## v40
// multicycle_arithmetic
module multicycle_arithmetic(
    input clk, rst, start, 
    input [1:0] op, 
    input [7:0] a, b, 
    output reg done, 
    output reg [15:0] result
);
    reg [2:0] state;
    parameter IDLE = 3'b000, LOAD = 3'b001, ADD = 3'b010, SUB = 3'b011, 
              MUL = 3'b100, DIV = 3'b101, DONE = 3'b110;
    always @(posedge clk or posedge rst) begin
        if (rst) begin
            state <= IDLE;
            done <= 0;
            result <= 0;
        end else begin
            case (state)
                IDLE: begin
                    done <= 0;
                    if (start) state <= LOAD;
                end
                LOAD: begin
                    case (op)
                        2'b00: state <= ADD;
                        2'b01: state <= SUB;
                        2'b10: state <= MUL;
                        2'b11: state <= DIV;
                        default: state <= DONE;
                    endcase
                end
                ADD: begin
                    result <= a + b;
                    state <= DONE;
                end
                SUB: begin
                    result <= a - b;
                    state <= DONE;
                end
                MUL: begin
                    result <= a * b;
                    state <= DONE;
                end
                DIV: begin
                    result <= (b != 0) ? a / b : 16'hFFFF;  
                    state <= DONE;
                end
                DONE: begin
                    done <= 1;
                    state <= IDLE;
                end
                default: state <= IDLE;
            endcase
        end
    end
endmodule
Size: roughly 1,200 cells after synthesis, ~38 I/O pins, roughly 0.0091 sq mm of cells after synthesis.
clock: 21.1 ns
lec_check: 0
cap_margin: 20
core_margin: 2
core_utilization: 72
cts_cluster_diameter: 225
cts_cluster_size: 56
setup_slack_margin: -1.61
slew_margin: 20
run.sh (not shown) runs the stock make flow with config.mk's settings and CLKGATE_MAP_FILE=.
Run status, v40: aborted in 3_5_place_dp, error DPL-0033
--- input diff v40..v19 ---
- changing CORE_UTILIZATION from 72 to 40
- removing CTS_CLUSTER_SIZE (formerly 56)
- removing SETUP_SLACK_MARGIN (formerly -1.61)
- removing CTS_CLUSTER_DIAMETER (formerly 225)
- changing the clock period (ns, I/O delays scaled along) from 21.1 to 34.5
v19 completed every stage of the flow, and the final layout passed the timing, DRC and antenna checks.
NOTE: height of the die in v19 exceeds that of v40
~same share of the synthesized netlist area taken by xor and xnor gates in v40 and v19
v19 -> v40: synthesized-area fraction occupied by adder cells delta 0, exact match
~same register bit count reported by yosys in v40 and v19
The number of rows in the core area number comes out lower for v40 vs v19.
#### Input delta (v7 over v19)
- CTS_CLUSTER_SIZE now 98, previously not set
- ABC_AREA now 1, previously not set
- CORE_UTILIZATION now 68, was 40
- the clock period (ns, I/O delays scaled along) now 35.7, was 34.5
From v19 to v7 the numbers moved as follows: compound-cell area share of the yosys netlist lost 12 points; number of instances in the placed design higher.


Setup of try-juniper:
The RTL this note starts from:
==> flow/design.v <==
module multicycle_arithmetic(
    input clk, rst, start, 
    input [1:0] op, 
    input [7:0] a, b, 
    output reg done, 
    output reg [15:0] result
);
    reg [2:0] state;
    parameter IDLE = 3'b000, LOAD = 3'b001, ADD = 3'b010, SUB = 3'b011, 
              MUL = 3'b100, DIV = 3'b101, DONE = 3'b110;
    always @(posedge clk or posedge rst) begin
        if (rst) begin
            state <= IDLE;
            done <= 0;
            result <= 0;
        end else begin
            case (state)
                IDLE: begin
                    done <= 0;
                    if (start) state <= LOAD;
                end
                LOAD: begin
                    case (op)
                        2'b00: state <= ADD;
                        2'b01: state <= SUB;
                        2'b10: state <= MUL;
                        2'b11: state <= DIV;
                        default: state <= DONE;
                    endcase
                end
                ADD: begin
                    result <= a + b;
                    state <= DONE;
                end
                SUB: begin
                    result <= a - b;
                    state <= DONE;
                end
                MUL: begin
                    result <= a * b;
                    state <= DONE;
                end
                DIV: begin
                    result <= (b != 0) ? a / b : 16'hFFFF;  
                    state <= DONE;
                end
                DONE: begin
                    done <= 1;
                    state <= IDLE;
                end
                default: state <= IDLE;
            endcase
        end
    end
endmodule
==> flow/config.mk <==
export PLATFORM = sky130hd
export DESIGN_NAME = multicycle_arithmetic
export DESIGN_NICKNAME = multicycle_arithmetic
export VERILOG_FILES = /design/flow/design.v
export SDC_FILE = /design/flow/constraint.sdc
export NUM_CORES = 4
export LEC_CHECK = 0
export ABC_AREA = 1
export CAP_MARGIN = 5
export CORE_MARGIN = 2
export CORE_UTILIZATION = 72
export CTS_CLUSTER_DIAMETER = 197
export CTS_CLUSTER_SIZE = 67
export PLACE_DENSITY = 0.36
export SLEW_MARGIN = 20
==> flow/constraint.sdc <==
create_clock -name core_clock -period 15.6 [get_ports {clk}]
set_input_delay 3.1200 -clock core_clock [delete_from_list [all_inputs] [get_ports {clk}]]
set_output_delay 3.1200 -clock core_clock [all_outputs]
set_load 0.01 [all_outputs]
Tool error DPL-0033 stopped try-juniper during detailed placement (3_5_place_dp); no final results.
Relative to try-juniper, the following input files were edited for try-quartz:
Settings: CTS_CLUSTER_SIZE: 67 -> unset; PLACE_DENSITY: 0.36 -> unset; CAP_MARGIN: 5 -> 15; CTS_CLUSTER_DIAMETER: 197 -> unset; CORE_UTILIZATION: 72 -> 40; CORE_ASPECT_RATIO: unset -> 1.35; the clock period (ns, I/O delays scaled along): 15.6 -> 35.0.
==> results <==
try-quartz: done, clean on timing, DRC and antenna
Delta (try-quartz minus try-juniper): effective utilization at floorplan went down 33 points, standard-cell row count climbed 23, horizontal extent of the die has increased.
### try-quartz -> try-yarrow
Settings: removing CORE_ASPECT_RATIO (formerly 1.35); setting PLACE_DENSITY_LB_ADDON to 0.19 for the first time; changing CAP_MARGIN from 15 to 40; changing CORE_UTILIZATION from 40 to 56; setting CELL_PAD_IN_SITES_DETAIL_PLACEMENT to 2 for the first time; setting GPL_ROUTABILITY_DRIVEN to 1 for the first time; setting SETUP_SLACK_MARGIN to 3.9 for the first time; setting CTS_CLUSTER_SIZE to 33 for the first time; changing SLEW_MARGIN from 20 to 15; changing CORE_MARGIN from 2 to 7.
==> results <==
The vertical extent of the die reported for try-yarrow is smaller than that of try-quartz by 21%. Taking try-quartz as the reference point, the number of placement rows of try-yarrow falls by about 28%. Diff try-yarrow..try-quartz | and-or/or-and share of the synthesized area | unchanged. The log for try-yarrow ends in detailed placement (3_5_place_dp) with error DPL-0033, so the run never completed. Between try-quartz and try-yarrow, the number of port buffers does not differ in any meaningful way. On try-yarrow: initial standard-cell utilization of the core is 17 points higher than what try-quartz gave. Per the comparison of try-yarrow with try-quartz, floorplan core area down 29%, die area moved down, Yosys chip area barely changed, die span in x +7.6 um.
The following lists how try-fjord was set up differently from try-yarrow:
Settings: ABC_AREA removed (was 1); CORE_MARGIN changed from 7 to 2; SLEW_MARGIN changed from 15 to 20; CTS_CLUSTER_SIZE removed (was 33); CORE_UTILIZATION changed from 56 to 40; CAP_MARGIN changed from 40 to 20; PLACE_DENSITY_LB_ADDON removed (was 0.19); GPL_ROUTABILITY_DRIVEN removed (was 1); SETUP_SLACK_MARGIN removed (was 3.9); CELL_PAD_IN_SITES_DETAIL_PLACEMENT removed (was 2).
Results
Every stage of the flow completed for try-fjord, and the final layout passed the timing, DRC and antenna checks.
From try-yarrow to try-fjord the numbers moved as follows: chip area went up, standard-cell row count went up.
Going from try-yarrow to try-fjord, synthesized area per cell went up; synthesized cell count went down; global placement routability congestion went down.
Looking at try-fjord and try-yarrow, the post-synthesis sequential area ratio is a wash.
Of try-fjord and try-yarrow, the lower post-synthesis cell count from yosys belongs to try-fjord.
try-fjord vs try-yarrow on synthesized chip area reported by yosys: try-fjord is the lower one.
[try-fjord] core utilization before placement fell 17 points relative to try-yarrow
Input-level comparison between try-nickel and try-fjord:
Settings: SLEW_MARGIN: 20 -> 0; CORE_MARGIN: 2 -> 10; CTS_CLUSTER_DIAMETER: unset -> 290; CTS_CLUSTER_SIZE: unset -> 100; SETUP_SLACK_MARGIN: unset -> -2.0; TNS_END_PERCENT: unset -> 25.
### Flow results
- [try-nickel] flow finished | final checks: failed | reasons: negative setup slack
- Of try-nickel and try-fjord, the run reporting the higher total track usage was try-fjord.
- Of try-nickel and try-fjord, try-nickel shows the lower register-to-register slack, with try-fjord above it.
- Final area, try-nickel and try-fjord: lower on try-nickel
- The sequential share of layout area of try-nickel exceeds that of try-fjord by 0.44 points.
